`config.mk`:
```
export PLATFORM = sky130hd
export DESIGN_NAME = pixel_generation
export DESIGN_NICKNAME = pixel_generation
export VERILOG_FILES = /design/flow/design.v
export SDC_FILE = /design/flow/constraint.sdc
export NUM_CORES = 4
export LEC_CHECK = 0
export CAP_MARGIN = 0
export CORE_MARGIN = 2
export CORE_UTILIZATION = 72
export CTS_CLUSTER_SIZE = 37
export PLACE_DENSITY_LB_ADDON = 0.0
export SETUP_SLACK_MARGIN = 0.48
export SLEW_MARGIN = 20
export TNS_END_PERCENT = 5
```
`constraint.sdc`:
```
create_clock -name core_clock -period 5.57 [get_ports {clk}]
set_input_delay 1.1140 -clock core_clock [delete_from_list [all_inputs] [get_ports {clk}]]
set_output_delay 1.1140 -clock core_clock [all_outputs]
set_load 0.01 [all_outputs]
```
`design.v`:
```
`timescale 1ns / 1ps
module pixel_generation(
    input clk,                               
    input reset,                             
    input video_on,                          
    input [9:0] x, y,    
    input KEY_UP, KEY_DOWN, KEY_LEFT, KEY_RIGHT,
    output reg [11:0] rgb                    
    );
    reg [1:0] direction;
    reg [1:0] game_state;
    reg [1:0] lives_rem;
    reg game_result;
    reg [1:0] gs;                            
    reg gr;                                  
    parameter X_MAX = 639;                   
    parameter Y_MAX = 479;                   
    parameter SQ_RGB = 12'h00F;              
    parameter BG_RGB = 12'h000;              
    parameter SQUARE_SIZE = 32;              
    parameter SQUARE_VELOCITY_POS = 1;           
    parameter SQUARE_VELOCITY_NEG = 1;
    parameter RECT_RGB = 12'hFFF;
    parameter FLAG_RGB = 12'hF00;
    parameter FLAG_STICK_RGB = 12'hFF0;
    parameter GAME_OVER_RGB = 12'hF0F;
    parameter GAME_START_RGB = 12'h000;
    parameter START_RGB = 12'hFFF;
    parameter WON_RGB = 12'hFFF;
    parameter LOST_RGB = 12'hFFF;
    parameter LIVES_RGB = 12'hF0F;
    wire refresh_tick;
    assign refresh_tick = ((y == 481) && (x == 0)) ? 1 : 0;
    wire [9:0] sq_x_l, sq_x_r;               
    wire [9:0] sq_y_t, sq_y_b;               
    reg [9:0] sq_x_reg, sq_y_reg;            
    wire [9:0] sq_x_next, sq_y_next;         
    reg [9:0] x_delta_reg, y_delta_reg;      
    reg [9:0] x_delta_next, y_delta_next;    
    always @(posedge clk or posedge reset)
        if(reset) begin
            sq_x_reg <= 0;
            sq_y_reg <= 430;
            x_delta_reg <= SQUARE_VELOCITY_POS;
            y_delta_reg <= SQUARE_VELOCITY_POS;
            direction <= 2'b00;
            game_state <= 2'b00;
            lives_rem <= 2'b11;
            game_result <= 1'b0;
        end
        else begin
            gs = game_state;
            gr = game_result;
            if (gs == 2'b00 && KEY_UP) gs = 2'b01;
            if (gs == 2'b10 && KEY_UP) begin
                gs = 2'b00;
                lives_rem  <= 2'b11;
            end
            if (gs == 2'b01) begin
            if (gs == 2'b01) begin
                if (
                ((direction == 2'b10) &&!((sq_x_reg - x_delta_reg) >= 100 &&(sq_x_reg - x_delta_reg) <= 200 && (sq_y_reg >= 50-31) && (sq_y_reg <= 150)) &&
                            !((sq_x_reg - x_delta_reg) >= 120 && (sq_x_reg - x_delta_reg) <= 140 && (sq_y_reg >= 0) && (sq_y_reg <= 70)) &&
                            !((sq_x_reg - x_delta_reg) >= 240 && (sq_x_reg - x_delta_reg) <= 280 && (sq_y_reg >= 120-31) && (sq_y_reg <= 180)) &&
                            !((sq_x_reg - x_delta_reg) >= 320 && (sq_x_reg - x_delta_reg) <= 340 && (sq_y_reg >= 0) && (sq_y_reg <= 90)) && 
                            !((sq_x_reg - x_delta_reg) >= 470 && (sq_x_reg - x_delta_reg) <= 590 && (sq_y_reg >= 35-31) && (sq_y_reg <= 150)) &&
                            !((sq_x_reg - x_delta_reg) >= 550 && (sq_x_reg - x_delta_reg) <= 640 && (sq_y_reg >= 250-31) && (sq_y_reg <= 270)) &&
                            !((sq_x_reg - x_delta_reg) >= 500 && (sq_x_reg - x_delta_reg) <= 530 && (sq_y_reg >= 320-31) && (sq_y_reg <= 480)) &&
                            !((sq_x_reg - x_delta_reg) >= 140 && (sq_x_reg - x_delta_reg) <= 220 && (sq_y_reg >= 380-31) && (sq_y_reg <= 480)) &&
                            !((sq_x_reg - x_delta_reg) >= 180 && (sq_x_reg - x_delta_reg) <= 280 && (sq_y_reg >= 300-31) && (sq_y_reg <= 320)) &&
                            !((sq_x_reg - x_delta_reg) >= 260 && (sq_x_reg - x_delta_reg) <= 370 && (sq_y_reg >= 230-31) && (sq_y_reg <= 250)) &&
                            !((sq_x_reg - x_delta_reg) >= 60 &&  (sq_x_reg - x_delta_reg) <= 90 &&   (sq_y_reg >= 160-31) && (sq_y_reg <= 180)) &&
                            !((sq_x_reg - x_delta_reg) >= 320 && (sq_x_reg - x_delta_reg) <= 340 && (sq_y_reg >= 280-31) && (sq_y_reg <= 300)) &&
                            !((sq_x_reg - x_delta_reg) >= 420 && (sq_x_reg - x_delta_reg) <= 440 && (sq_y_reg >= 290-31) && (sq_y_reg <= 320)) &&
                            !((sq_x_reg - x_delta_reg) >= 60 && (sq_x_reg - x_delta_reg) <= 140 && (sq_y_reg >= 260-31) && (sq_y_reg <= 290)) &&
                            !((sq_x_reg - x_delta_reg) >= 490 && (sq_x_reg - x_delta_reg) <= 510 && (sq_y_reg >= 180-31) && (sq_y_reg <= 280)) &&
                            !((sq_x_reg - x_delta_reg) >= 490 && (sq_x_reg - x_delta_reg) <= 510 && (sq_y_reg >= 180-31) && (sq_y_reg <= 280)) &&    
                            !((sq_x_reg - x_delta_reg) >= 120 && (sq_x_reg - x_delta_reg) <= 140 && (sq_y_reg >= 270-31) && (sq_y_reg <= 320))) 
                            ||
                   ((direction == 2'b11) &&!((sq_x_reg + x_delta_reg +16 ) >= 100 && (sq_x_reg + x_delta_reg +16) <= 200 && (sq_y_reg >= 50-31) && (sq_y_reg <= 150)) &&
                            !((sq_x_reg + x_delta_reg +16 ) >= 120 && (sq_x_reg + x_delta_reg +16) <= 140 && (sq_y_reg >= 0) && (sq_y_reg <= 70)) &&
                            !((sq_x_reg + x_delta_reg +16 ) >= 240 && (sq_x_reg + x_delta_reg +16) <= 280 && (sq_y_reg >= 120-31) && (sq_y_reg <= 180)) &&
                            !((sq_x_reg + x_delta_reg +16 ) >= 320 && (sq_x_reg + x_delta_reg +16) <= 340 && (sq_y_reg >= 0 ) && (sq_y_reg <= 90)) && 
                            !((sq_x_reg + x_delta_reg +16 ) >= 470 && (sq_x_reg + x_delta_reg +16) <= 590 && (sq_y_reg >= 35-31 ) && (sq_y_reg <= 150)) &&
                            !((sq_x_reg + x_delta_reg +16 ) >= 550 && (sq_x_reg + x_delta_reg +16) <= 640 && (sq_y_reg >= 250-31) && (sq_y_reg <= 270)) &&
                            !((sq_x_reg + x_delta_reg +16 ) >= 500 && (sq_x_reg + x_delta_reg +16) <= 530 && (sq_y_reg >= 320-31) && (sq_y_reg <= 480)) &&
                            !((sq_x_reg + x_delta_reg +16 ) >= 140 && (sq_x_reg + x_delta_reg +16) <= 220 && (sq_y_reg >= 380-31) && (sq_y_reg <= 480)) &&
                            !((sq_x_reg + x_delta_reg +16 ) >= 180 && (sq_x_reg + x_delta_reg +16) <= 280 && (sq_y_reg >= 300-31) && (sq_y_reg <= 320)) &&
                            !((sq_x_reg + x_delta_reg +16 ) >= 260 && (sq_x_reg + x_delta_reg +16) <= 370 && (sq_y_reg >= 230-31) && (sq_y_reg <= 250)) &&
                            !((sq_x_reg + x_delta_reg +16 ) >= 60 &&  (sq_x_reg + x_delta_reg +16) <= 90 &&  (sq_y_reg >= 160-31) && (sq_y_reg <= 180)) &&
                            !((sq_x_reg + x_delta_reg +16 ) >= 320 && (sq_x_reg + x_delta_reg +16) <= 340 && (sq_y_reg >= 280-31) && (sq_y_reg <= 300)) &&
                            !((sq_x_reg + x_delta_reg +16 ) >= 420 && (sq_x_reg + x_delta_reg +16) <= 440 && (sq_y_reg >= 290-31) && (sq_y_reg <= 320)) &&
                            !((sq_x_reg + x_delta_reg +16 ) >= 60 && (sq_x_reg + x_delta_reg +16) <= 140 && (sq_y_reg >= 260-31) && (sq_y_reg <= 290)) &&
                            !((sq_x_reg + x_delta_reg + 16) >= 490 && (sq_x_reg + x_delta_reg+16) <= 510 && (sq_y_reg >= 180-31) && (sq_y_reg <= 280)) &&
                            !((sq_x_reg + x_delta_reg + 16) >= 490 && (sq_x_reg + x_delta_reg+16) <= 510 && (sq_y_reg >= 180-31) && (sq_y_reg <= 280)) &&  
                            !((sq_x_reg + x_delta_reg +16 ) >= 120 && (sq_x_reg + x_delta_reg +16) <= 140 && (sq_y_reg >= 270-31) && (sq_y_reg <= 320)))
                            ||
                  ((direction == 2'b00) &&!((sq_y_reg - y_delta_reg) >= 50 &&  (sq_y_reg - y_delta_reg) <= 150 && (sq_x_reg >= 100-15) && (sq_x_reg <= 200)) &&
                            !((sq_y_reg - y_delta_reg) >= 0 &&   (sq_y_reg - y_delta_reg) <= 70 && (sq_x_reg >= 120-15) && (sq_x_reg <= 140)) &&
                            !((sq_y_reg - y_delta_reg) >= 120 && (sq_y_reg - y_delta_reg) <= 180 && (sq_x_reg >= 220) && (sq_x_reg <= 280)) &&
                            !((sq_y_reg - y_delta_reg) >= 0 &&   (sq_y_reg - y_delta_reg) <= 90 && (sq_x_reg >= 320-15) && (sq_x_reg <= 340))  &&
                            !((sq_y_reg - y_delta_reg) >= 35 &&   (sq_y_reg - y_delta_reg) <= 150 && (sq_x_reg >= 470-15) && (sq_x_reg <= 590)) &&
                            !((sq_y_reg - y_delta_reg) >= 250 && (sq_y_reg - y_delta_reg) <= 270 && (sq_x_reg >= 550-15) && (sq_x_reg <= 640)) && 
                            !((sq_y_reg - y_delta_reg) >= 320 && (sq_y_reg - y_delta_reg) <= 480 && (sq_x_reg >= 500-15) && (sq_x_reg <= 530)) &&
                            !((sq_y_reg - y_delta_reg) >= 380 && (sq_y_reg - y_delta_reg) <= 480 && (sq_x_reg >= 140-15) && (sq_x_reg <= 220)) &&
                            !((sq_y_reg - y_delta_reg) >= 300 && (sq_y_reg - y_delta_reg) <= 320 && (sq_x_reg >= 180-15) && (sq_x_reg <= 280))  &&
                            !((sq_y_reg - y_delta_reg) >= 230 && (sq_y_reg - y_delta_reg) <= 250 && (sq_x_reg >= 260-15) && (sq_x_reg <= 370)) &&
                            !((sq_y_reg - y_delta_reg) >= 160 && (sq_y_reg - y_delta_reg) <= 180 && (sq_x_reg >= 60-15) && (sq_x_reg <= 90)) &&
                            !((sq_y_reg - y_delta_reg) >= 280 && (sq_y_reg - y_delta_reg) <= 300 && (sq_x_reg >= 320-15) && (sq_x_reg <= 340)) &&
                            !((sq_y_reg - y_delta_reg) >= 290 && (sq_y_reg - y_delta_reg) <= 320 && (sq_x_reg >= 420-15) && (sq_x_reg <= 440)) &&
                            !((sq_y_reg - y_delta_reg) >= 260 && (sq_y_reg - y_delta_reg) <= 290 && (sq_x_reg >= 60-15) && (sq_x_reg <= 140)) &&
                            !((sq_y_reg - y_delta_reg) >= 180 &&   (sq_y_reg - y_delta_reg) <= 280 && (sq_x_reg >= 490-15) && (sq_x_reg <= 510)) &&
                            !((sq_y_reg - y_delta_reg) >= 180 &&   (sq_y_reg - y_delta_reg) <= 280 && (sq_x_reg >= 490-15) && (sq_x_reg <= 510)) &&  
                            !((sq_y_reg - y_delta_reg) >= 270 && (sq_y_reg - y_delta_reg) <= 320 && (sq_x_reg >= 120-15) && (sq_x_reg <= 140)))
                            ||
                    ((direction == 2'b01) && !((sq_y_reg + y_delta_reg +32) >= 50 && (sq_y_reg + y_delta_reg +32) <= 150 && (sq_x_reg >= 100-15) && (sq_x_reg <= 200)) &&
                            !((sq_y_reg + y_delta_reg +32) >= 0 && (sq_y_reg + y_delta_reg +32) <= 70 && (sq_x_reg >= 120-15) && (sq_x_reg <= 140)) &&
                            !((sq_y_reg + y_delta_reg +32) >= 120 && (sq_y_reg + y_delta_reg +32) <= 180 && (sq_x_reg >= 220) && (sq_x_reg <= 280)) &&
                            !((sq_y_reg + y_delta_reg +32) >= 0 && (sq_y_reg + y_delta_reg +32) <= 90 && (sq_x_reg >= 320-15) && (sq_x_reg <= 340))  &&
                            !((sq_y_reg + y_delta_reg +32) >= 35 && (sq_y_reg + y_delta_reg +32) <= 150 && (sq_x_reg >= 470-15) && (sq_x_reg <= 590)) &&
                            !((sq_y_reg + y_delta_reg +32) >= 250 && (sq_y_reg + y_delta_reg +32) <= 270 && (sq_x_reg >= 550-15) && (sq_x_reg <= 640)) && 
                            !((sq_y_reg + y_delta_reg +32) >= 320 && (sq_y_reg + y_delta_reg +32) <= 480 && (sq_x_reg >= 500-15) && (sq_x_reg <= 530)) &&
                            !((sq_y_reg + y_delta_reg +32) >= 380 && (sq_y_reg + y_delta_reg +32) <= 480 && (sq_x_reg >= 140-15) && (sq_x_reg <= 220)) &&
                            !((sq_y_reg + y_delta_reg +32) >= 300 && (sq_y_reg + y_delta_reg +32) <= 320 && (sq_x_reg >= 180-15) && (sq_x_reg <= 280))  &&
                            !((sq_y_reg + y_delta_reg +32) >= 230 && (sq_y_reg + y_delta_reg +32) <= 250 && (sq_x_reg >= 260-15) && (sq_x_reg <= 370)) &&
                            !((sq_y_reg + y_delta_reg +32) >= 160 && (sq_y_reg + y_delta_reg +32) <= 180 && (sq_x_reg >= 60-15) && (sq_x_reg <= 90)) &&
                            !((sq_y_reg + y_delta_reg +32) >= 280 && (sq_y_reg + y_delta_reg +32) <= 300 && (sq_x_reg >= 320-15) && (sq_x_reg <= 340)) &&
                            !((sq_y_reg + y_delta_reg +32) >= 290 && (sq_y_reg + y_delta_reg +32) <= 320 && (sq_x_reg >= 420-15) && (sq_x_reg <= 440)) &&
                            !((sq_y_reg + y_delta_reg +32) >= 260 && (sq_y_reg + y_delta_reg +32) <= 290 && (sq_x_reg >= 60-15) && (sq_x_reg <= 140)) &&
                            !((sq_y_reg + y_delta_reg +32) >= 180 && (sq_y_reg + y_delta_reg +32) <= 280 && (sq_x_reg >= 490-15) && (sq_x_reg <= 510)) &&
                            !((sq_y_reg + y_delta_reg +32) >= 180 && (sq_y_reg + y_delta_reg +32) <= 280 && (sq_x_reg >= 490-15) && (sq_x_reg <= 510)) &&  
                            !((sq_y_reg + y_delta_reg +32) >= 270 && (sq_y_reg + y_delta_reg +32) <= 320 && (sq_x_reg >= 120-15) && (sq_x_reg <= 140)))
                ) begin
                    sq_x_reg <= sq_x_next;
                    sq_y_reg <= sq_y_next;
                    x_delta_reg <= x_delta_next;
                    y_delta_reg <= y_delta_next;
                end
                else begin
                    if (lives_rem == 2'b11) lives_rem <= 2'b10; 
                    else if (lives_rem == 2'b10) lives_rem <= 2'b01;
                    else if (lives_rem == 2'b01) lives_rem <= 2'b00;  
                end                                 
                if (KEY_UP) direction <= 2'b00;  
                else if (KEY_DOWN) direction <= 2'b01;  
                else if (KEY_LEFT) direction <= 2'b10;  
                else if (KEY_RIGHT) direction <= 2'b11;  
                if (sq_x_r >= 610 && sq_y_t <= 30) begin
                    gs = 2'b10;
                    gr = 1'b1;
                    sq_x_reg <= 0;
                    sq_y_reg <= 430;
                end
                else if (lives_rem == 2'b00) begin
                    gs = 2'b10;
                    gr = 1'b0;
                    sq_x_reg <= 0;
                    sq_y_reg <= 430;
                end
            end
        end
            game_state <= gs;
            game_result <= gr;
    end
    assign sq_x_l = sq_x_reg;                    
    assign sq_y_t = sq_y_reg;                    
    assign sq_x_r = (sq_x_l + SQUARE_SIZE) - 16;    
    assign sq_y_b = sq_y_t + SQUARE_SIZE - 1;    
    wire sq_on;
    assign sq_on = (sq_x_l <= x) && (x <= sq_x_r) && (sq_y_t <= y) && (y <= sq_y_b) && game_state == 2'b01;
    assign sq_x_next = (refresh_tick) ?
    (sq_x_r >= X_MAX) ? sq_x_reg - x_delta_reg :   
    (sq_x_l <= 0) ? sq_x_reg + x_delta_reg :
    ((direction == 2'b10) &&!((sq_x_reg - x_delta_reg) >= 100 &&(sq_x_reg - x_delta_reg) <= 200 && (sq_y_reg >= 50-31) && (sq_y_reg <= 150)) &&
                            !((sq_x_reg - x_delta_reg) >= 120 && (sq_x_reg - x_delta_reg) <= 140 && (sq_y_reg >= 0) && (sq_y_reg <= 70)) &&
                            !((sq_x_reg - x_delta_reg) >= 240 && (sq_x_reg - x_delta_reg) <= 280 && (sq_y_reg >= 120-31) && (sq_y_reg <= 180)) &&
                            !((sq_x_reg - x_delta_reg) >= 320 && (sq_x_reg - x_delta_reg) <= 340 && (sq_y_reg >= 0) && (sq_y_reg <= 90)) && 
                            !((sq_x_reg - x_delta_reg) >= 490 && (sq_x_reg - x_delta_reg) <= 510 && (sq_y_reg >= 180-31) && (sq_y_reg <= 280)) &&    
                            !((sq_x_reg - x_delta_reg) >= 470 && (sq_x_reg - x_delta_reg) <= 590 && (sq_y_reg >= 35-31) && (sq_y_reg <= 150)) &&
                            !((sq_x_reg - x_delta_reg) >= 550 && (sq_x_reg - x_delta_reg) <= 640 && (sq_y_reg >= 250-31) && (sq_y_reg <= 270)) &&
                            !((sq_x_reg - x_delta_reg) >= 500 && (sq_x_reg - x_delta_reg) <= 530 && (sq_y_reg >= 320-31) && (sq_y_reg <= 480)) &&
                            !((sq_x_reg - x_delta_reg) >= 140 && (sq_x_reg - x_delta_reg) <= 220 && (sq_y_reg >= 380-31) && (sq_y_reg <= 480)) &&
                            !((sq_x_reg - x_delta_reg) >= 180 && (sq_x_reg - x_delta_reg) <= 280 && (sq_y_reg >= 300-31) && (sq_y_reg <= 320)) &&
                            !((sq_x_reg - x_delta_reg) >= 260 && (sq_x_reg - x_delta_reg) <= 370 && (sq_y_reg >= 230-31) && (sq_y_reg <= 250)) &&
                            !((sq_x_reg - x_delta_reg) >= 60 &&  (sq_x_reg - x_delta_reg) <= 90 &&   (sq_y_reg >= 160-31) && (sq_y_reg <= 180)) &&
                            !((sq_x_reg - x_delta_reg) >= 320 && (sq_x_reg - x_delta_reg) <= 340 && (sq_y_reg >= 280-31) && (sq_y_reg <= 300)) &&
                            !((sq_x_reg - x_delta_reg) >= 420 && (sq_x_reg - x_delta_reg) <= 440 && (sq_y_reg >= 290-31) && (sq_y_reg <= 320)) &&
                            !((sq_x_reg - x_delta_reg) >= 60 && (sq_x_reg - x_delta_reg) <= 140 && (sq_y_reg >= 260-31) && (sq_y_reg <= 290)) &&
                            !((sq_x_reg - x_delta_reg) >= 120 && (sq_x_reg - x_delta_reg) <= 140 && (sq_y_reg >= 270-31) && (sq_y_reg <= 320)))
                            ? (sq_x_reg - x_delta_reg) :
    ((direction == 2'b11) &&!((sq_x_reg + x_delta_reg +16 ) >= 100 && (sq_x_reg + x_delta_reg +16) <= 200 && (sq_y_reg >= 50-31) && (sq_y_reg <= 150)) &&
                            !((sq_x_reg + x_delta_reg +16 ) >= 120 && (sq_x_reg + x_delta_reg +16) <= 140 && (sq_y_reg >= 0) && (sq_y_reg <= 70)) &&
                            !((sq_x_reg + x_delta_reg +16 ) >= 240 && (sq_x_reg + x_delta_reg +16) <= 280 && (sq_y_reg >= 120-31) && (sq_y_reg <= 180)) &&
                            !((sq_x_reg + x_delta_reg +16 ) >= 320 && (sq_x_reg + x_delta_reg +16) <= 340 && (sq_y_reg >= 0 ) && (sq_y_reg <= 90)) && 
                            !((sq_x_reg + x_delta_reg + 16) >= 490 && (sq_x_reg + x_delta_reg+16) <= 510 && (sq_y_reg >= 180-31) && (sq_y_reg <= 280)) && 
                            !((sq_x_reg + x_delta_reg +16 ) >= 470 && (sq_x_reg + x_delta_reg +16) <= 590 && (sq_y_reg >= 35-31 ) && (sq_y_reg <= 150)) &&
                            !((sq_x_reg + x_delta_reg +16 ) >= 550 && (sq_x_reg + x_delta_reg +16) <= 640 && (sq_y_reg >= 250-31) && (sq_y_reg <= 270)) &&
                            !((sq_x_reg + x_delta_reg +16 ) >= 500 && (sq_x_reg + x_delta_reg +16) <= 530 && (sq_y_reg >= 320-31) && (sq_y_reg <= 480)) &&
                            !((sq_x_reg + x_delta_reg +16 ) >= 140 && (sq_x_reg + x_delta_reg +16) <= 220 && (sq_y_reg >= 380-31) && (sq_y_reg <= 480)) &&
                            !((sq_x_reg + x_delta_reg +16 ) >= 180 && (sq_x_reg + x_delta_reg +16) <= 280 && (sq_y_reg >= 300-31) && (sq_y_reg <= 320)) &&
                            !((sq_x_reg + x_delta_reg +16 ) >= 260 && (sq_x_reg + x_delta_reg +16) <= 370 && (sq_y_reg >= 230-31) && (sq_y_reg <= 250)) &&
                            !((sq_x_reg + x_delta_reg +16 ) >= 60 &&  (sq_x_reg + x_delta_reg +16) <= 90 &&  (sq_y_reg >= 160-31) && (sq_y_reg <= 180)) &&
                            !((sq_x_reg + x_delta_reg +16 ) >= 320 && (sq_x_reg + x_delta_reg +16) <= 340 && (sq_y_reg >= 280-31) && (sq_y_reg <= 300)) &&
                            !((sq_x_reg + x_delta_reg +16 ) >= 420 && (sq_x_reg + x_delta_reg +16) <= 440 && (sq_y_reg >= 290-31) && (sq_y_reg <= 320)) &&
                            !((sq_x_reg + x_delta_reg +16 ) >= 60 && (sq_x_reg + x_delta_reg +16) <= 140 && (sq_y_reg >= 260-31) && (sq_y_reg <= 290)) &&
                            !((sq_x_reg + x_delta_reg +16 ) >= 120 && (sq_x_reg + x_delta_reg +16) <= 140 && (sq_y_reg >= 270-31) && (sq_y_reg <= 320)))
                            ? (sq_x_reg + x_delta_reg) : sq_x_reg :
    sq_x_reg;
assign sq_y_next = (refresh_tick) ?
    (sq_y_t <= 0) ? sq_y_reg + y_delta_reg :     
    (sq_y_b >= Y_MAX) ? sq_y_reg - y_delta_reg :
    ((direction == 2'b00) &&!((sq_y_reg - y_delta_reg) >= 50 &&  (sq_y_reg - y_delta_reg) <= 150 && (sq_x_reg >= 100-15) && (sq_x_reg <= 200)) &&
                            !((sq_y_reg - y_delta_reg) >= 0 &&   (sq_y_reg - y_delta_reg) <= 70 && (sq_x_reg >= 120-15) && (sq_x_reg <= 140)) &&
                            !((sq_y_reg - y_delta_reg) >= 120 && (sq_y_reg - y_delta_reg) <= 180 && (sq_x_reg >= 220) && (sq_x_reg <= 280)) &&
                            !((sq_y_reg - y_delta_reg) >= 0 &&   (sq_y_reg - y_delta_reg) <= 90 && (sq_x_reg >= 320-15) && (sq_x_reg <= 340))  &&
                            !((sq_y_reg - y_delta_reg) >= 180 &&   (sq_y_reg - y_delta_reg) <= 280 && (sq_x_reg >= 490-15) && (sq_x_reg <= 510)) &&
                            !((sq_y_reg - y_delta_reg) >= 35 &&   (sq_y_reg - y_delta_reg) <= 150 && (sq_x_reg >= 470-15) && (sq_x_reg <= 590)) &&
                            !((sq_y_reg - y_delta_reg) >= 250 && (sq_y_reg - y_delta_reg) <= 270 && (sq_x_reg >= 550-15) && (sq_x_reg <= 640)) && 
                            !((sq_y_reg - y_delta_reg) >= 320 && (sq_y_reg - y_delta_reg) <= 480 && (sq_x_reg >= 500-15) && (sq_x_reg <= 530)) &&
                            !((sq_y_reg - y_delta_reg) >= 380 && (sq_y_reg - y_delta_reg) <= 480 && (sq_x_reg >= 140-15) && (sq_x_reg <= 220)) &&
                            !((sq_y_reg - y_delta_reg) >= 300 && (sq_y_reg - y_delta_reg) <= 320 && (sq_x_reg >= 180-15) && (sq_x_reg <= 280))  &&
                            !((sq_y_reg - y_delta_reg) >= 230 && (sq_y_reg - y_delta_reg) <= 250 && (sq_x_reg >= 260-15) && (sq_x_reg <= 370)) &&
                            !((sq_y_reg - y_delta_reg) >= 160 && (sq_y_reg - y_delta_reg) <= 180 && (sq_x_reg >= 60-15) && (sq_x_reg <= 90)) &&
                            !((sq_y_reg - y_delta_reg) >= 280 && (sq_y_reg - y_delta_reg) <= 300 && (sq_x_reg >= 320-15) && (sq_x_reg <= 340)) &&
                            !((sq_y_reg - y_delta_reg) >= 290 && (sq_y_reg - y_delta_reg) <= 320 && (sq_x_reg >= 420-15) && (sq_x_reg <= 440)) &&
                            !((sq_y_reg - y_delta_reg) >= 260 && (sq_y_reg - y_delta_reg) <= 290 && (sq_x_reg >= 60-15) && (sq_x_reg <= 140)) &&
                            !((sq_y_reg - y_delta_reg) >= 270 && (sq_y_reg - y_delta_reg) <= 320 && (sq_x_reg >= 120-15) && (sq_x_reg <= 140)))
                            ? (sq_y_reg - y_delta_reg) :
    ((direction == 2'b01) && !((sq_y_reg + y_delta_reg +32) >= 50 && (sq_y_reg + y_delta_reg +32) <= 150 && (sq_x_reg >= 100-15) && (sq_x_reg <= 200)) &&
                            !((sq_y_reg + y_delta_reg +32) >= 0 && (sq_y_reg + y_delta_reg +32) <= 70 && (sq_x_reg >= 120-15) && (sq_x_reg <= 140)) &&
                            !((sq_y_reg + y_delta_reg +32) >= 120 && (sq_y_reg + y_delta_reg +32) <= 180 && (sq_x_reg >= 220) && (sq_x_reg <= 280)) &&
                            !((sq_y_reg + y_delta_reg +32) >= 0 && (sq_y_reg + y_delta_reg +32) <= 90 && (sq_x_reg >= 320-15) && (sq_x_reg <= 340))  &&
                            !((sq_y_reg + y_delta_reg +32) >= 35 && (sq_y_reg + y_delta_reg +32) <= 150 && (sq_x_reg >= 470-15) && (sq_x_reg <= 590)) &&
                            !((sq_y_reg + y_delta_reg +32) >= 180 && (sq_y_reg + y_delta_reg +32) <= 280 && (sq_x_reg >= 490-15) && (sq_x_reg <= 510)) &&
                            !((sq_y_reg + y_delta_reg +32) >= 250 && (sq_y_reg + y_delta_reg +32) <= 270 && (sq_x_reg >= 550-15) && (sq_x_reg <= 640)) && 
                            !((sq_y_reg + y_delta_reg +32) >= 320 && (sq_y_reg + y_delta_reg +32) <= 480 && (sq_x_reg >= 500-15) && (sq_x_reg <= 530)) &&
                            !((sq_y_reg + y_delta_reg +32) >= 380 && (sq_y_reg + y_delta_reg +32) <= 480 && (sq_x_reg >= 140-15) && (sq_x_reg <= 220)) &&
                            !((sq_y_reg + y_delta_reg +32) >= 300 && (sq_y_reg + y_delta_reg +32) <= 320 && (sq_x_reg >= 180-15) && (sq_x_reg <= 280))  &&
                            !((sq_y_reg + y_delta_reg +32) >= 230 && (sq_y_reg + y_delta_reg +32) <= 250 && (sq_x_reg >= 260-15) && (sq_x_reg <= 370)) &&
                            !((sq_y_reg + y_delta_reg +32) >= 160 && (sq_y_reg + y_delta_reg +32) <= 180 && (sq_x_reg >= 60-15) && (sq_x_reg <= 90)) &&
                            !((sq_y_reg + y_delta_reg +32) >= 280 && (sq_y_reg + y_delta_reg +32) <= 300 && (sq_x_reg >= 320-15) && (sq_x_reg <= 340)) &&
                            !((sq_y_reg + y_delta_reg +32) >= 290 && (sq_y_reg + y_delta_reg +32) <= 320 && (sq_x_reg >= 420-15) && (sq_x_reg <= 440)) &&
                            !((sq_y_reg + y_delta_reg +32) >= 260 && (sq_y_reg + y_delta_reg +32) <= 290 && (sq_x_reg >= 60-15) && (sq_x_reg <= 140)) &&
                            !((sq_y_reg + y_delta_reg +32) >= 270 && (sq_y_reg + y_delta_reg +32) <= 320 && (sq_x_reg >= 120-15) && (sq_x_reg <= 140)))
                            ? (sq_y_reg + y_delta_reg) : sq_y_reg:
    sq_y_reg;
    always @* begin
        x_delta_next = x_delta_reg;
        y_delta_next = y_delta_reg;
       if(sq_y_t < 1)                               
           y_delta_next = 1;                        
       else if(sq_x_r >= X_MAX)                    
           x_delta_next = 1;                        
       else if (sq_x_r >= 300) 
           x_delta_next = 2;
    end
    wire rect_on;
    assign rect_on = ((x >= 100 && x <= 200) && (y >= 50 && y <= 150) ||
               (x >= 120 && x <= 140) && (y >= 0 && y <= 70) ||
               (x >= 240 && x <= 280) && (y >= 120 && y <= 180) ||
               (x >= 320 && x <= 340) && (y >= 0 && y <= 90) ||
               (x >= 490 && x <=510) &&  (y>= 180 && y <=280) ||      
               (x >= 470 && x <= 590) && (y >= 35 && y <= 150) ||
               (x >= 550 && x <= 640) && (y >= 250 && y <= 270) ||
               (x >= 500 && x <= 530) && (y >= 320 && y <= 480) ||
               (x >= 140 && x <= 220) && (y >= 380 && y <= 480) ||
               (x >= 180 && x <= 280) && (y >= 300 && y <= 320) ||
               (x >= 260 && x <= 370) && (y >= 230 && y <= 250) ||
               (x >= 60 && x <= 90) && (y >= 160 && y <= 180) ||
               (x >= 320 && x <= 340) && (y >= 280 && y <= 300) ||
               (x >= 420 && x <= 440) && (y >= 290 && y <= 320) ||
               (x >= 60 && x <= 140) && (y >= 260 && y <= 290) ||
               (x >= 120 && x <= 140) && (y >= 270 && y <= 320)) && (game_state == 2'b01);
    wire flag_on;
    assign flag_on = ((x >= 610 && x <= 630) && (y >= 0 && y <= 30) && (game_state == 2'b01));
    wire flag_stick_on;
    assign flag_stick_on = ((x >= 630 && x <= 635) && (y >= 0 && y <= 50) && (game_state == 2'b01));
    wire s_on;
    assign s_on = ((x >= 100 && x <= 140) && (y >= 200 && y <= 220) ||   
                   (x >= 100 && x <= 120) && (y >= 220 && y <= 240) ||   
                   (x >= 100 && x <= 140) && (y >= 240 && y <= 260) ||   
                   (x >= 120 && x <= 140) && (y >= 260 && y <= 280) ||   
                   (x >= 100 && x <= 140) && (y >= 280 && y <= 300)) && game_state == 2'b00;    
    wire t_on;
    assign t_on = ((x >= 160 && x <= 200) && (y >= 200 && y <= 220) ||   
                   (x >= 175 && x <= 185) && (y >= 200 && y <= 300)) && game_state == 2'b00;
    wire a_on;
    assign a_on = ((x >= 220 && x <= 240) && (y >= 200 && y <= 300) ||   
                   (x >= 240 && x <= 260) && (y >= 200 && y <= 220) ||   
                   (x >= 240 && x <= 260) && (y >= 240 && y <= 260) ||   
                   (x >= 260 && x <= 280) && (y >= 200 && y <= 300)) && game_state == 2'b00;    
    wire r_on;
    assign r_on =((x >= 300 && x <= 315) && (y >= 200 && y <= 250) ||   
                   (x >= 315 && x <= 325) && (y >= 200 && y <= 215) ||   
                   (x >= 325 && x <= 340) && (y >= 200 && y <= 250) ||
                   (x >= 315 && x <= 325) && (y >= 225 && y <= 250) ||
                   (x >= 300 && x <= 320) && (y >= 250 && y <= 300) ||
                   (x >= 335 && x <= 345) && (y >= 250 && y <= 290)) && game_state == 2'b00;  
    wire t2_on;
    assign t2_on = ((x >= 360 && x <= 400) && (y >= 200 && y <= 220) ||   
                    (x >= 375 && x <= 385) && (y >= 220 && y <= 300)) && game_state == 2'b00;    
    wire won_on;
     assign won_on = (
    ((x >= 290) && (x <= 300) && (y >= 210) && (y <= 260)) ||
    ((x >= 310) && (x <= 320) && (y >= 220) && (y <= 260)) ||
    ((x >= 330) && (x <= 340) && (y >= 210) && (y <= 260)) ||
    ((x >= 300) && (x <= 310) && (y >= 250) && (y <= 260)) ||
    ((x >= 320) && (x <= 330) && (y >= 250) && (y <= 260)) ||
    ((x >= 360) && (x <= 370) && (y >= 210) && (y <= 260)) ||
    ((x >= 380) && (x <= 390) && (y >= 210) && (y <= 260)) ||
    ((x >= 370) && (x <= 380) && (y >= 210) && (y <= 220)) ||
    ((x >= 370) && (x <= 380) && (y >= 250) && (y <= 260)) ||
    ((x >= 410) && (x <= 420) && (y >= 210) && (y <= 260)) ||
    ((x >= 430) && (x <= 440) && (y >= 210) && (y <= 260)) ||
    ((x >= 420) && (x <= 430) && (y >= 210) && (y <= 220))
) && (game_state == 2'b10) && (game_result == 1'b1);
    wire loss_on;
    assign loss_on =  (
    ((x >= 280) && (x <= 290) && (y >= 200) && (y <= 240)) ||
    ((x >= 290) && (x <= 320) && (y >= 230) && (y <= 240)) ||
    ((x >= 330) && (x <= 340) && (y >= 200) && (y <= 240)) ||
    ((x >= 360) && (x <= 370) && (y >= 200) && (y <= 240)) ||
    ((x >= 340) && (x <= 360) && (y >= 200) && (y <= 210)) ||
    ((x >= 340) && (x <= 360) && (y >= 230) && (y <= 240)) ||
    ((x >= 390) && (x <= 420) && (y >= 200) && (y <= 210)) ||
    ((x >= 390) && (x <= 400) && (y >= 210) && (y <= 220)) ||
    ((x >= 390) && (x <= 420) && (y >= 220) && (y <= 230)) ||
    ((x >= 410) && (x <= 420) && (y >= 230) && (y <= 240)) ||
    ((x >= 390) && (x <= 420) && (y >= 240) && (y <= 250)) ||
    ((x >= 440) && (x <= 470) && (y >= 200) && (y <= 210)) ||
    ((x >= 450) && (x <= 460) && (y >= 210) && (y <= 240)))
 && (game_state == 2'b10) && (game_result == 1'b0);
    wire three_on;
    assign three_on = (
    ((x >= 535) && (x <= 600) && (y >= 400) && (y <= 420)) ||
    ((x >= 535) && (x <= 600) && (y >= 440) && (y <= 460)) ||
    ((x >= 535) && (x <= 600) && (y >= 480) && (y <= 500)) ||
    ((x >= 535) && (x <= 600) && (y >= 520) && (y <= 540)) && game_state == 2'b01 && lives_rem == 2'b11);
    wire two_on;
    assign two_on = (
    ((x >= 5) && (x <= 15) && (y >= 5) && (y <= 10)) ||
    ((x >= 12) && (x <= 15) && (y >= 10) && (y <= 17)) ||
    ((x >= 5) && (x <= 12) && (y >= 15) && (y <= 17)) ||
    ((x >= 5) && (x <= 8) && (y >= 17) && (y <= 24)) ||
    ((x >= 5) && (x <= 15) && (y >= 24) && (y <= 34)) && game_state == 2'b01 && lives_rem == 2'b10
) ;
    wire one_on;
    assign one_on = (((x >= 5) && (x <= 10) && (y >= 5) && (y <= 25))
    && game_state == 2'b01 && lives_rem == 2'b01
    ); 
    always @*
        if (~video_on)
            rgb = 12'h000;           
        else if (sq_on)
            rgb = SQ_RGB;            
        else if (rect_on)
            rgb = RECT_RGB;          
        else if (flag_on)
            rgb = FLAG_RGB;
        else if (flag_stick_on)
            rgb = FLAG_STICK_RGB;
        else if (s_on && game_state == 2'b00)
            rgb = 12'hF00;           
        else if (t_on && game_state == 2'b00)
            rgb = 12'h0F0;           
        else if (a_on && game_state == 2'b00)
            rgb = 12'h00F;           
        else if (r_on && game_state == 2'b00)
            rgb = 12'h0F0;        
        else if (t2_on && game_state == 2'b00)
            rgb = 12'hF00;           
        else if (won_on && game_state == 2'b10 && game_result == 1'b1)
            rgb = 12'h000;
        else if (loss_on && game_state == 2'b10 && game_result == 1'b0)
            rgb = 12'h000;
        else if (!loss_on && !won_on && game_state == 2'b10)  
            rgb = GAME_OVER_RGB;     
        else
            rgb = BG_RGB;          
endmodule
```
`run.sh`:
```
#!/bin/bash
# the make line also repeats each setting of config.mk as NAME=value (left out here)
make -C /OpenROAD-flow-scripts/flow DESIGN_CONFIG=/design/flow/config.mk WORK_HOME=/design/flow/orfs CLKGATE_MAP_FILE= finish
```
==> GITHUB_STEP_SUMMARY, run 1 <==
## Implementation flow summary

| Metric | Value |
|---|---|
| Detail Placement HPWL | `~38000 um` |
| Number of cells in Yosys stat | `around 1.8k` |
| Commonest cells in the netlist | `nor2_1 (166), nand2_1 (144), a21oi_1 (141)` |
| Die H | `roughly 130 um` |
| Yosys stat area | `0.0117 mm^2` |
| Synthesized area per cell | `between 6 and 7 um^2` |
| Syn Inst Count | `approximately 1.8k` |
| Synth top cell by count | `nor2_1` |
| Core ar. | `around 0.016 mm^2` |
| XOR-XNOR Cells, Area Fraction | `0.0322` |
| CTS Sinks | `34` |
| Total grt overflow | `26` |
| CTS Buf Count | `5` |
| Gr usage total | `0.788` |
| Cell area after synthesis | `0.0117 mm^2` |
| Synth top area share | `0.0605` |
| Outcome | `stopped before the end` |
| Last stage | `global routing` |
| Yosys simple share | `0.327` |
| Die area | `approximately 0.017 mm^2` |
| Rows | `between 40 and 50` |
| Post-synth EDFFs | `0` |
| Fa+ha+maj area frac | `0.0624` |
| Ao+oa area frac | `0.406` |
| Cell area leaders | `a21oi_1 (6.1%), ha_1 (5.9%), o21ai_0 (5.7%), nor2_1 (5.3%), dfrtp_1 (5.1%)` |
| Mux area share | `0.0206` |
| H-tree depth | `2` |
| Fp util | `0.734` |
| Synth flops | `34` |
| Io pins | `39` |
| Main flop type | `dfrtp_1` |
| Yosys warns | `1` |
| Seq/Total Area, Yosys | `0.0740` |
| Root Driver | `clkbuf_16` |
| DIE WIDTH | `approximately 130 um` |
| Final Wtd Congestion | `around 1.2` |
| Area leader, netlist | `a21oi_1` |
| Netlist cell types | `105` |
| Dominant comb cell | `AND-OR/OR-AND gates` |
| First Err | `[ERROR GRT-0232] Routing congestion too high. Check the congestion heatmap in the GUI.` |
| # port buffers | `38` |
| CTS Buffer Depth | `2` |
| FFs w/ async S/R, synth | `1.00` |
| Nets at Floorplan | `around 1.9k` |
| Cells after DPL | `approximately 2.1k` |
-- stage by stage --
step | util | instance area, um^2 | TNS (ns) | setup WS, ns
3_5_place_dp | 0.836 | 13300 | -3.86 | -0.367
3_3_place_gp | 0.836 | 13300 | -2.49 | -0.306
4_1_cts | 0.882 | 14000 | 0 | 0.415
2_1_floorplan | - | 11700 | 0 | 0.462
-- metal layers --
metal	GRT overflow	GRT usage
met1	0	0.808
met5	0	0.237
met2	8	0.940
met4	18	0.777
met3	0	0.637
-- repair_timing --
action | 4_1_cts
setup endpoints to repair | 12
pin swaps | 34
hold buffers | 0
setup buffers | 27
cloned | 3
gates resized | 154
==> run 2: changes to the inputs <==
CAP_MARGIN = 20   (was 0)
CORE_UTILIZATION = 40   (was 72)
CTS_CLUSTER_DIAMETER = 398   (was unset)
CTS_CLUSTER_SIZE = 91   (was 37)
PLACE_DENSITY_LB_ADDON = unset   (was 0.0)
SETUP_SLACK_MARGIN = unset   (was 0.48)
TNS_END_PERCENT = 15   (was 5)
clock period = 10.0 ns   (was 5.57 ns; I/O delays follow)
==> run 2 against run 1 <==
The run now finishes clean. Die area grew 77%. Synthesized cell count stayed put. Area after synthesis unchanged.
==> GITHUB_STEP_SUMMARY, run 2 <==
## Implementation flow summary

| Metric | Value |
|---|---|
| Outcome | `timing/DRC/antenna clean` |
| Clock transition at path regs | `0.06 ns` |
| Diode count | `0` |
| Main flop type | `dfrtp_1` |
| Fin crit share | `0.857` |
| Die H | `between 150 and 200 um` |
| Synth flops | `34` |
| Vias | `15.3k` |
| Nets at Floorplan | `between 1.5k and 2k` |
| XOR-XNOR Cells, Area Fraction | `0.0322` |
| CTS Hold Buffers Added | `0` |
| Top Family by Delay on Critical Path | `buffers and inverters` |
| DR pass1 iterations | `7` |
| H-tree depth | `2` |
| Crit end category | `output pin` |
| Reg2reg end | `x_delta_reg[0]$_DFFE_PP1P_` |
| Mux area share | `0.0206` |
| Global-route wire length before repair | `around 84000 um` |
| Final Hold Viols | `0` |
| Setup crit end | `rgb[3]` |
| Tool Warnings | `43` |
| Fa+ha+maj area frac | `0.0624` |
| CTS Buf Count | `5` |
| Tally of filler cells in the layout | `3101` |
| RSZ-0062 raised after global routing | `false` |
| Cell area after synthesis | `approximately 0.012 mm^2` |
| Vias in the first global route | `approximately 14k` |
| Worst r2r src | `sq_x_reg[0]$_DFFE_PP0P_` |
| Ao+oa area frac | `0.406` |
| Detail Placement HPWL | `41600 um` |
| Number of cells in Yosys stat | `1779` |
| Post-CTS Setup Bufs | `0` |
| Largest net degree at the start of global routing | `50` |
| Crit-path max FO | `17` |
| Gr usage total | `0.348` |
| Worst skew pair latency | `between 0.2 and 0.3 ns` |
| FF/Latch Area | `about 860 um^2` |
| Synthesized area per cell | `approximately 6.6 um^2` |
| CTS resizes | `0` |
| Met2 Use GR | `0.511` |
| Crit Path Category | `primary input to output pin` |
| CP arrival | `between 6 and 7 ns` |
| Syn Inst Count | `about 1.8k` |
| Rows | `62` |
| Yosys stat area | `approximately 0.012 mm^2` |
| FFs w/ async S/R, synth | `1.00` |
| Yosys warns | `1` |
| CP required | `8.00 ns` |
| Core ar. | `around 0.029 mm^2` |
| Hold path endpoint | `lives_rem[2]$_DFF_PP0_` |
| Final #Nets | `around 1.8k` |
| Least-Margin Pin Slew | `between 1 and 1.5 ns` |
| Fmax | `about 120 MHz` |
| CP Launch Type | `primary input` |
| Commonest cells in the netlist | `nor2_1 (166), nand2_1 (144), a21oi_1 (141)` |
| DIE WIDTH | `between 150 and 200 um` |
| Synth top area share | `0.0605` |
| Initial DRC Count | `around 2.8k` |
| Post-route ant nets | `0` |
| Logic area | `approximately 0.01 mm^2` |
| # port buffers | `38` |
| Post-layout minimum cycle time | `8.57 ns` |
| WL final | `roughly 55000 um` |
| CP bufs+invs | `3` |
| R2r setup slk | `between 4 and 5 ns` |
| Post-synth EDFFs | `0` |
| Yosys simple share | `0.327` |
| Fp util | `0.406` |
| CP Cell Sequence | `clkdlybuf4s50_1 > inv_1 > nor2_1 > o21ai_0 > a31oi_1 > o41ai_1 > a21oi_1 > nor3_1 > or4_1 > a21oi_1 > nand4_1 > a41oi_1 > clkdlybuf4s50_1` |
| Max-cap violation count | `0` |
| Synth top cell by count | `nor2_1` |
| Initial antenna violation count | `1` |
| Met3 Track Usage GR | `0.0748` |
| Dominant comb cell | `AND-OR/OR-AND gates` |
| Worst Setup SP | `x[1]` |
| Root Driver | `clkbuf_16` |
| FF-to-FF path depth | `13` |
| Cells after DPL | `approximately 2.1k` |
| CP max stage delay | `roughly 0.94 ns` |
| Area growth from synthesis to layout | `4.88%` |
| Final Wtd Congestion | `a little over 1` |
| Pins Over Slew Limit | `0` |
| Total negative slack | `0 ns` |
| Routed wire per std cell | `around 26 um` |
| Critical-path top delay cell | `clkdlybuf4s50_1` |
| Clk_skew | `around 0.011 ns` |
| Io pins | `39` |
| CTS Buffer Depth | `2` |
| Hold Crit Class | `flop to flop` |
| Die area | `roughly 0.031 mm^2` |
| Relative slew margins | `0.241` |
| DRC violations left | `0` |
| Non-Filler Instances | `approximately 2.1k` |
| Final tally of setup violations | `0` |
| Cell area leaders | `a21oi_1 (6.1%), ha_1 (5.9%), o21ai_0 (5.7%), nor2_1 (5.3%), dfrtp_1 (5.1%)` |
| Seq/Total Area, Yosys | `0.0740` |
| Netlist cell types | `about 110` |
| Worst path depth | `13` |
| Via/cell ratio | `~7.3` |
| CTS Sinks | `34` |
| TritonCTS clock tree | `yes` |
| Total grt overflow | `0` |
| Hold path cells | `2` |
| Hold_sp | `lives_rem[0]$_DFF_PP1_` |
| Met1 Use GR | `0.506` |
| Busiest metal layer after global routing | `met2` |
| Area leader, netlist | `a21oi_1` |
## run 2: cell type report
type	instances	share of cell area
clock inverter	2	0.00102
sequential	34	0.0706
inverter	65	0.0199
multi-input combinational	1531	0.809
timing repair buffer	67	0.0489
tap	384	0.0393
clock buffer	6	0.0114
## run 2: metal layers
| metal | routed length, um | part of all wire | vias up |
|---|---|---|---|
| met4 | 2160 | 0.039 | 2 |
| met3 | 7350 | 0.13 | 208 |
| met2 | 22400 | 0.41 | 1218 |
| li1 | - | - | 6743 |
| met5 | 13 | 0.00024 | - |
| met1 | 23300 | 0.42 | 7124 |
## run 2: stage by stage
step / hold WS (ns) / worst slack (ns) / cell area, um^2 / util
6_report: 0.515 / 1.43 / 12200 / 0.426
4_1_cts: 0.513 / 1.57 / 12200 / 0.426
2_1_floorplan: 0.460 / 3.00 / 11700 / -
5_1_grt: 0.523 / 1.24 / 12200 / 0.426
3_3_place_gp: 0.496 / 1.54 / 12100 / 0.421
3_5_place_dp: 0.503 / 1.56 / 12100 / 0.421
==> run 3: changes to the inputs <==
CELL_PAD_IN_SITES_DETAIL_PLACEMENT = 1   (was unset)
CTS_CLUSTER_DIAMETER = unset   (was 398)
CTS_CLUSTER_SIZE = unset   (was 91)
PLACE_DENSITY_LB_ADDON = 0.03   (was unset)
TNS_END_PERCENT = unset   (was 15)
==> run 3 against run 2 <==
Wire length grew 10%. Count of clock-buffer cells in the layout shrank 1. Utilization is 0.19 points higher. Die area unchanged. Critical path depth decreased by 1.
==> GITHUB_STEP_SUMMARY, run 3 <==
## Implementation flow summary

| Metric | Value |
|---|---|
| Outcome | `timing/DRC/antenna clean` |
| Crit end category | `output pin` |
| Pins Over Slew Limit | `0` |
| Ao+oa area frac | `0.406` |
| Cell area after synthesis | `between 0.01 and 0.015 mm^2` |
| Top Family by Delay on Critical Path | `AND-OR/OR-AND gates` |
| Final #Nets | `between 1.5k and 2k` |
| Diode count | `0` |
| Number of cells in Yosys stat | `~1.8k` |
| Routed wire per std cell | `29.2 um` |
| Crit-path max FO | `16` |
| Yosys stat area | `0.0117 mm^2` |
| Io pins | `39` |
| Hold_sp | `lives_rem[0]$_DFF_PP1_` |
| Setup crit end | `rgb[3]` |
| Hold path cells | `2` |
| CTS resizes | `0` |
| Post-CTS Setup Bufs | `0` |
| Clk_skew | `0.00884 ns` |
| Fa+ha+maj area frac | `0.0624` |
| Gr usage total | `0.387` |
| Synthesized area per cell | `between 6 and 7 um^2` |
| CTS Hold Buffers Added | `0` |
| Post-synth EDFFs | `0` |
| Fp util | `0.406` |
| Worst path depth | `12` |
| Largest net degree at the start of global routing | `~50` |
| Initial antenna violation count | `1` |
| DIE WIDTH | `175 um` |
| # port buffers | `38` |
| Met3 WL post-DR | `a little under 7000 um` |
| Critical-path top delay cell | `clkdlybuf4s50_1` |
| Fmax | `around 120 MHz` |
| Highest metal used | `met4` |
| CP required | `8.00 ns` |
| DRC violations left | `0` |
| H-tree depth | `2` |
| Total negative slack | `0 ns` |
| Commonest cells in the netlist | `nor2_1 (166), nand2_1 (144), a21oi_1 (141)` |
| Area leader, netlist | `a21oi_1` |
| Post-route ant nets | `0` |
| Die H | `~170 um` |
| Final Hold Viols | `0` |
| Total grt overflow | `0` |
| Cell area leaders | `a21oi_1 (6.1%), ha_1 (5.9%), o21ai_0 (5.7%), nor2_1 (5.3%), dfrtp_1 (5.1%)` |
| Dominant comb cell | `AND-OR/OR-AND gates` |
| Synth top area share | `0.0605` |
| Post-layout minimum cycle time | `between 8 and 9 ns` |
| Worst skew pair latency | `roughly 0.29 ns` |
| Synth top cell by count | `nor2_1` |
| Met2 WL | `about 26000 um` |
| Root Driver | `clkbuf_16` |
| Worst hold slack | `between 0.5 and 0.6 ns` |
| Reg2reg end | `sq_x_reg[0]$_DFFE_PP0P_` |
| Clock transition at path regs | `0.06 ns` |
| Rows | `around 62` |
| Seq/Total Area, Yosys | `0.0740` |
| Die area | `0.0305 mm^2` |
| Worst r2r src | `sq_x_reg[0]$_DFFE_PP0P_` |
| FFs w/ async S/R, synth | `1.00` |
| Vias in the first global route | `between 10k and 15k` |
| DR pass1 iterations | `6` |
| Nets at Floorplan | `1863` |
| Mux area share | `0.0206` |
| CP Launch Type | `primary input` |
| CTS Buf Count | `5` |
| Final Wtd Congestion | `1.03` |
| Hold path endpoint | `lives_rem[2]$_DFF_PP0_` |
| Vias | `15.3k` |
| CP max stage delay | `between 0.7 and 0.8 ns` |
| Synth flops | `34` |
| Detail Placement HPWL | `between 40000 and 50000 um` |
| Tally of filler cells in the layout | `between 3k and 4k` |
| Relative slew margins | `0.295` |
| Wire length on met1 | `26600 um` |
| RSZ-0062 raised after global routing | `false` |
| Hold Crit Class | `flop to flop` |
| R2r setup slk | `approximately 4.2 ns` |
| Area growth from synthesis to layout | `5.35%` |
| Final tally of setup violations | `0` |
| CTS Buffer Depth | `2` |
| Yosys warns | `1` |
| Yosys simple share | `0.327` |
| Worst Setup SP | `y[5]` |
| Post-route worst setup slack | `roughly 1.4 ns` |
| XOR-XNOR Cells, Area Fraction | `0.0322` |
| CTS Sinks | `34` |
| CP Cell Sequence | `clkdlybuf4s50_1 > inv_1 > nand3_1 > a31oi_1 > o221ai_1 > a22oi_1 > a21oi_1 > or4_1 > a21oi_1 > nand4_1 > a41oi_1 > clkdlybuf4s50_1` |
| Initial DRC Count | `about 2.3k` |
| Via/cell ratio | `7.31` |
| Least-Margin Pin Slew | `1.04 ns` |
| TritonCTS clock tree | `yes` |
| Tool Warnings | `43` |
| Main flop type | `dfrtp_1` |
| Setup WS pre-CTS | `between 1 and 1.5 ns` |
| Crit Path Category | `primary input to output pin` |
| CP arrival | `6.64 ns` |
| Syn Inst Count | `~1.8k` |
| Max-cap violation count | `0` |
| WL final | `61100 um` |
| Core ar. | `0.0287 mm^2` |
| Global-route wire length before repair | `around 90000 um` |
| Netlist cell types | `about 110` |
| Fin crit share | `0.864` |
| FF-to-FF path depth | `13` |
| CP bufs+invs | `3` |
## run 3: area by class of cell
type                       instances  area (um^2)  share of cell area
clock buffer                       5          125              0.0102
tap                              384          480              0.0391
timing repair buffer              69          611              0.0497
clock inverter                     3         68.8             0.00560
sequential                        34          863              0.0703
multi-input combinational       1531         9890               0.805
inverter                          65          244              0.0199
## run 3: per-layer routing
layer  GRT usage  up-vias
li1            -     6730
met1       0.545     7450
met2       0.574      971
met3       0.114      143
met4       0.101        0
met5           0        -
## run 3: through the flow
step	instance area [um^2]	utilization	instances
after floorplan	11700	-	1779
after global placement	12100	0.421	2082
after detailed placement	12100	0.421	2082
after CTS	12300	0.428	2090
after global routing	12300	0.428	2091
final	12300	0.428	2091
==> run 4: changes to the inputs <==
CELL_PAD_IN_SITES_DETAIL_PLACEMENT = 2   (was 1)
CELL_PAD_IN_SITES_GLOBAL_PLACEMENT = 0   (was unset)
CORE_UTILIZATION = 29   (was 40)
PLACE_DENSITY = 0.94   (was unset)
PLACE_DENSITY_LB_ADDON = unset   (was 0.03)
SETUP_SLACK_MARGIN = -0.78   (was unset)
clock period = 13.2 ns   (was 10.0 ns; I/O delays follow)
==> run 4 against run 3 <==
Register-to-register slack improved by 1.5 ns. Sequential cell count stayed put. Design area up 2.1%. Non-clock buffer count is 1 lower. Via count increased by 18%. Worst hold slack better by 0.035 ns. Setup slack better by 1.5 ns. Count of clock-buffer cells in the layout unchanged. Global-route usage increased by 4.2 points. Sequential share of layout area shrank 0.14 points. Wire length up 48%.
==> GITHUB_STEP_SUMMARY, run 4 <==
## Implementation flow summary

| Metric | Value |
|---|---|
| CTS Hold Buffers Added | `0` |
| Fin crit share | `0.780` |
| Wire length on met1 | `a little under 30000 um` |
| CP Launch Type | `primary input` |
| Area leader, netlist | `a21oi_1` |
| Clock transition at path regs | `0.07 ns` |
| Setup crit end | `rgb[3]` |
| Relative slew margins | `0.136` |
| Hold Crit Class | `flop to flop` |
| TritonCTS clock tree | `yes` |
| Crit end category | `output pin` |
| Critical-path top delay cell | `clkdlybuf4s50_1` |
| Die area | `0.0418 mm^2` |
| Total negative slack | `0 ns` |
| CP required | `10.56 ns` |
| Max-cap violation count | `0` |
| Synth top cell by count | `nor2_1` |
| Met2 WL | `between 30000 and 40000 um` |
| Cell area after synthesis | `~0.012 mm^2` |
| Global-route wire length before repair | `approximately 130000 um` |
| CTS Buffer Depth | `2` |
| Fa+ha+maj area frac | `0.0624` |
| DR pass1 iterations | `9` |
| Initial DRC Count | `around 3.2k` |
| Crit-path max FO | `20` |
| DRC violations left | `0` |
| Crit Path Category | `primary input to output pin` |
| Core ar. | `0.0397 mm^2` |
| Gr usage total | `0.429` |
| Ao+oa area frac | `0.406` |
| Final #Nets | `about 1.8k` |
| Post-synth EDFFs | `0` |
| Reg2reg end | `lives_rem[3]$_DFF_PP0_` |
| Yosys simple share | `0.327` |
| FF-to-FF path depth | `13` |
| Yosys stat area | `approximately 0.012 mm^2` |
| Die H | `205 um` |
| Commonest cells in the netlist | `nor2_1 (166), nand2_1 (144), a21oi_1 (141)` |
| DIE WIDTH | `205 um` |
| Highest metal used | `met5` |
| H-tree depth | `2` |
| Rows | `roughly 73` |
| Non-Filler Instances | `2233` |
| Total grt overflow | `0` |
| Final Hold Viols | `0` |
| Fp util | `0.294` |
| Detail Placement HPWL | `roughly 63000 um` |
| Initial antenna violation count | `11` |
| Top Family by Delay on Critical Path | `AND-OR/OR-AND gates` |
| Routed wire per std cell | `roughly 41 um` |
| Seq/Total Area, Yosys | `0.0740` |
| Clk_skew | `approximately 0.012 ns` |
| Worst path depth | `13` |
| Number of cells in Yosys stat | `between 1.5k and 2k` |
| CP arrival | `roughly 7.7 ns` |
| Least-Margin Pin Slew | `around 1.3 ns` |
| Mux area share | `0.0206` |
| Hold path endpoint | `lives_rem[2]$_DFF_PP0_` |
| Synthesized area per cell | `6.56 um^2` |
| Io pins | `39` |
| Cell area leaders | `a21oi_1 (6.1%), ha_1 (5.9%), o21ai_0 (5.7%), nor2_1 (5.3%), dfrtp_1 (5.1%)` |
| Syn Inst Count | `between 1.5k and 2k` |
| # port buffers | `38` |
| Met3 WL post-DR | `14000 um` |
| Final Wtd Congestion | `between 1 and 1.5` |
| Worst r2r src | `sq_x_reg[0]$_DFFE_PP0P_` |
| Cells after DPL | `~2.2k` |
| Root Driver | `clkbuf_16` |
| Outcome | `timing/DRC/antenna clean` |
| Largest net degree at the start of global routing | `just under 60` |
| CP max stage delay | `approximately 1.0 ns` |
| FFs w/ async S/R, synth | `1.00` |
| R2r setup slk | `5.66 ns` |
| Yosys warns | `1` |
| CTS resizes | `0` |
| XOR-XNOR Cells, Area Fraction | `0.0322` |
| RSZ-0062 raised after global routing | `false` |
| Nets at Floorplan | `approximately 1.9k` |
| CP Cell Sequence | `clkdlybuf4s50_1 > inv_1 > o21ai_0 > o32a_1 > o21ai_1 > a2bb2oi_1 > a21oi_1 > o31a_1 > or4_1 > a21oi_1 > nand4_1 > a41oi_1 > clkdlybuf4s50_1` |
| Fmax | `a little under 100 MHz` |
| Post-layout minimum cycle time | `approximately 10 ns` |
| Via/cell ratio | `~8.1` |
| Area growth from synthesis to layout | `7.54%` |
| CTS Buf Count | `5` |
| Hold_sp | `lives_rem[2]$_DFF_PP0_` |
| CP bufs+invs | `3` |
| WL final | `just over 90000 um` |
| Main flop type | `dfrtp_1` |
| Pins Over Slew Limit | `0` |
| Netlist cell types | `between 100 and 150` |
| Cell area after layout | `around 0.013 mm^2` |
| Synth top area share | `0.0605` |
| Vias | `approximately 18k` |
| Hold path cells | `2` |
| Dominant comb cell | `AND-OR/OR-AND gates` |
| Worst skew pair latency | `0.31 ns` |
| Post-route ant nets | `0` |
| Final tally of setup violations | `0` |
| Tool Warnings | `44` |
| Placed instance area | `about 0.012 mm^2` |
| Vias in the first global route | `between 15k and 20k` |
| Worst Setup SP | `x[7]` |
| Post-CTS Setup Bufs | `0` |
| Synth flops | `34` |
| CTS Sinks | `34` |
==> run 4: stage by stage <==
stage | util | hold WS [ns] | setup WS (ns)
floorplan | - | 0.460 | 4.92
global placement | 0.308 | 0.491 | 3.61
detailed placement | 0.308 | 0.533 | 3.16
CTS | 0.313 | 0.542 | 3.18
global route | 0.316 | 0.565 | 2.78
finish | 0.316 | 0.542 | 2.90
==> run 4: area by class of cell <==
type                    count  area, um^2
inverters                  65         244
flip-flops and latches     34         863
repair buffers             68         603
multi-input cells        1531        9980
clock inverters             3        68.8
diodes                      2        5.00
well taps                 525         657
fillers                  4726       27200
clock buffers               5         125
==> run 4: routing by layer <==
layer,vias to the layer above,global-route usage
met4,18,0.343
met2,1956,0.625
met3,876,0.250
li1,6719,-
met5,-,0.0524
met1,8527,0.444
==> run 5: changes to the inputs <==
CELL_PAD_IN_SITES_DETAIL_PLACEMENT = unset   (was 2)
CELL_PAD_IN_SITES_GLOBAL_PLACEMENT = unset   (was 0)
CORE_UTILIZATION = 40   (was 29)
PLACE_DENSITY = unset   (was 0.94)
SETUP_SLACK_MARGIN = unset   (was -0.78)
clock period = 10.6 ns   (was 13.2 ns; I/O delays follow)
==> run 5 against run 4 <==
Still clean. Sequential share of layout area up 0.18 points. Critical path depth unchanged. Die area down 27%. Worst hold slack worse by 0.021 ns. Count of clock-buffer cells in the layout up 1. Clock skew down 0.0055 ns. Synthesized cell count unchanged. Cell count down 6.5%. Wire length down 39%.
==> GITHUB_STEP_SUMMARY, run 5 <==
## Implementation flow summary

| Metric | Value |
|---|---|
| TritonCTS clock tree | `yes` |
| Cell area after synthesis | `0.0117 mm^2` |
| Rows | `approximately 62` |
| Logic area | `between 0.009 and 0.01 mm^2` |
| Synth top area share | `0.0605` |
| Root Driver | `clkbuf_16` |
| Max-cap violation count | `0` |
| Via/cell ratio | `around 7.4` |
| Post-CTS Setup Bufs | `0` |
| Final Wtd Congestion | `a little over 1` |
| DR pass1 iterations | `7` |
| WL final | `~55000 um` |
| Fin crit share | `0.839` |
| Setup crit end | `rgb[3]` |
| CTS resizes | `0` |
| Clock transition at path regs | `approximately 0.060 ns` |
| Mux area share | `0.0206` |
| Clk_skew | `0.00668 ns` |
| Reg2reg end | `sq_x_reg[8]$_DFFE_PP0P_` |
| CTS Buf Count | `5` |
| Number of cells in Yosys stat | `about 1.8k` |
| Worst Setup SP | `x[3]` |
| Final tally of setup violations | `0` |
| Routed wire per std cell | `around 27 um` |
| Crit end category | `output pin` |
| FF-to-FF path depth | `15` |
| H-tree depth | `2` |
| Syn Inst Count | `between 1.5k and 2k` |
| Vias in the first global route | `about 14k` |
| Fp util | `0.406` |
| Ao+oa area frac | `0.406` |
| CTS Sinks | `34` |
| DRC violations left | `0` |
| Outcome | `timing/DRC/antenna clean` |
| Main flop type | `dfrtp_1` |
| Io pins | `39` |
| CTS Buffer Depth | `2` |
| DIE WIDTH | `175 um` |
| Pins Over Slew Limit | `0` |
| Seq/Total Area, Yosys | `0.0740` |
| RSZ-0062 raised after global routing | `false` |
| Yosys warns | `1` |
| Hold_sp | `lives_rem[0]$_DFF_PP1_` |
| Fmax | `between 100 and 150 MHz` |
| CP arrival | `roughly 6.8 ns` |
| Total negative slack | `0 ns` |
| Vias | `about 15k` |
| Hold path cells | `2` |
| FF/Latch Area | `approximately 860 um^2` |
| Critical-path top delay cell | `clkdlybuf4s50_1` |
| CP max stage delay | `roughly 1.0 ns` |
| Least-Margin Pin Slew | `1.05 ns` |
| Synth top cell by count | `nor2_1` |
| Post-layout minimum cycle time | `just under 9 ns` |
| XOR-XNOR Cells, Area Fraction | `0.0322` |
| Crit-path max FO | `23` |
| Cell area leaders | `a21oi_1 (6.1%), ha_1 (5.9%), o21ai_0 (5.7%), nor2_1 (5.3%), dfrtp_1 (5.1%)` |
| Total grt overflow | `0` |
| Post-route worst setup slack | `1.70 ns` |
| R2r setup slk | `4.95 ns` |
| Most frequent CP cell | `a21oi_1` |
| Post-synth EDFFs | `0` |
| CTS Hold Buffers Added | `0` |
| Worst r2r src | `sq_x_reg[0]$_DFFE_PP0P_` |
| Hold Crit Class | `flop to flop` |
| Yosys stat area | `0.0117 mm^2` |
| Post-route ant nets | `0` |
| Area growth from synthesis to layout | `4.80%` |
| Synthesized area per cell | `6.56 um^2` |
| Die area | `around 0.03 mm^2` |
| Global-route wire length before repair | `about 85000 um` |
| CP bufs+invs | `2` |
| Setup WS pre-CTS | `roughly 1.8 ns` |
| Worst path depth | `13` |
| # port buffers | `38` |
| Initial antenna violation count | `1` |
| Nets at Floorplan | `around 1.9k` |
| Core ar. | `roughly 0.029 mm^2` |
| Netlist cell types | `approximately 110` |
| FFs w/ async S/R, synth | `1.00` |
| Relative slew margins | `0.293` |
| Worst skew pair latency | `between 0.2 and 0.3 ns` |
| Initial DRC Count | `2774` |
| Commonest cells in the netlist | `nor2_1 (166), nand2_1 (144), a21oi_1 (141)` |
| Detail Placement HPWL | `between 40000 and 50000 um` |
| Tally of filler cells in the layout | `3122` |
| CP Launch Type | `primary input` |
| Final #Nets | `1786` |
| CP Cell Sequence | `clkdlybuf4s50_1 > and2_1 > a211oi_1 > o21ai_0 > a21oi_1 > a32o_1 > a21oi_1 > o21ai_0 > nand2_1 > a21oi_1 > o41ai_1 > a41oi_1 > clkdlybuf4s50_1` |
| Yosys simple share | `0.327` |
| Tool Warnings | `between 40 and 50` |
| Gr usage total | `0.348` |
| Dominant comb cell | `AND-OR/OR-AND gates` |
| Synth flops | `34` |
| Crit Path Category | `primary input to output pin` |
| Hold path endpoint | `lives_rem[2]$_DFF_PP0_` |
| Die H | `175 um` |
| Largest net degree at the start of global routing | `~50` |
| CP required | `8.48 ns` |
| Final Hold Viols | `0` |
| Fa+ha+maj area frac | `0.0624` |
| Area leader, netlist | `a21oi_1` |
| Top Family by Delay on Critical Path | `AND-OR/OR-AND gates` |
| Diode count | `0` |
[run 5: area by class of cell]
cell class,count,area share
clock buffers,6,0.0114
well taps,384,0.0393
multi-input cells,1531,0.810
inverters,65,0.0200
repair buffers,65,0.0477
flip-flops and latches,34,0.0706
clock inverters,2,0.00102
[run 5: layer usage]
metal / vias to the layer above / routed length [um] / track usage
met5: - / 0 / 0
met4: 0 / 2130 / 0.0931
met3: 196 / 6700 / 0.0918
met2: 1163 / 22900 / 0.513
met1: 7277 / 23800 / 0.496
li1: 6748 / - / -
[run 5: metrics by stage]
step,hold WS [ns],instances,cell area (um^2),util
4_1_cts,0.523,2087,12200,0.426
3_3_place_gp,0.497,2079,12100,0.420
3_5_place_dp,0.514,2079,12100,0.421
2_1_floorplan,0.460,1779,11700,-
5_1_grt,0.566,2087,12200,0.426
6_report,0.521,2087,12200,0.426
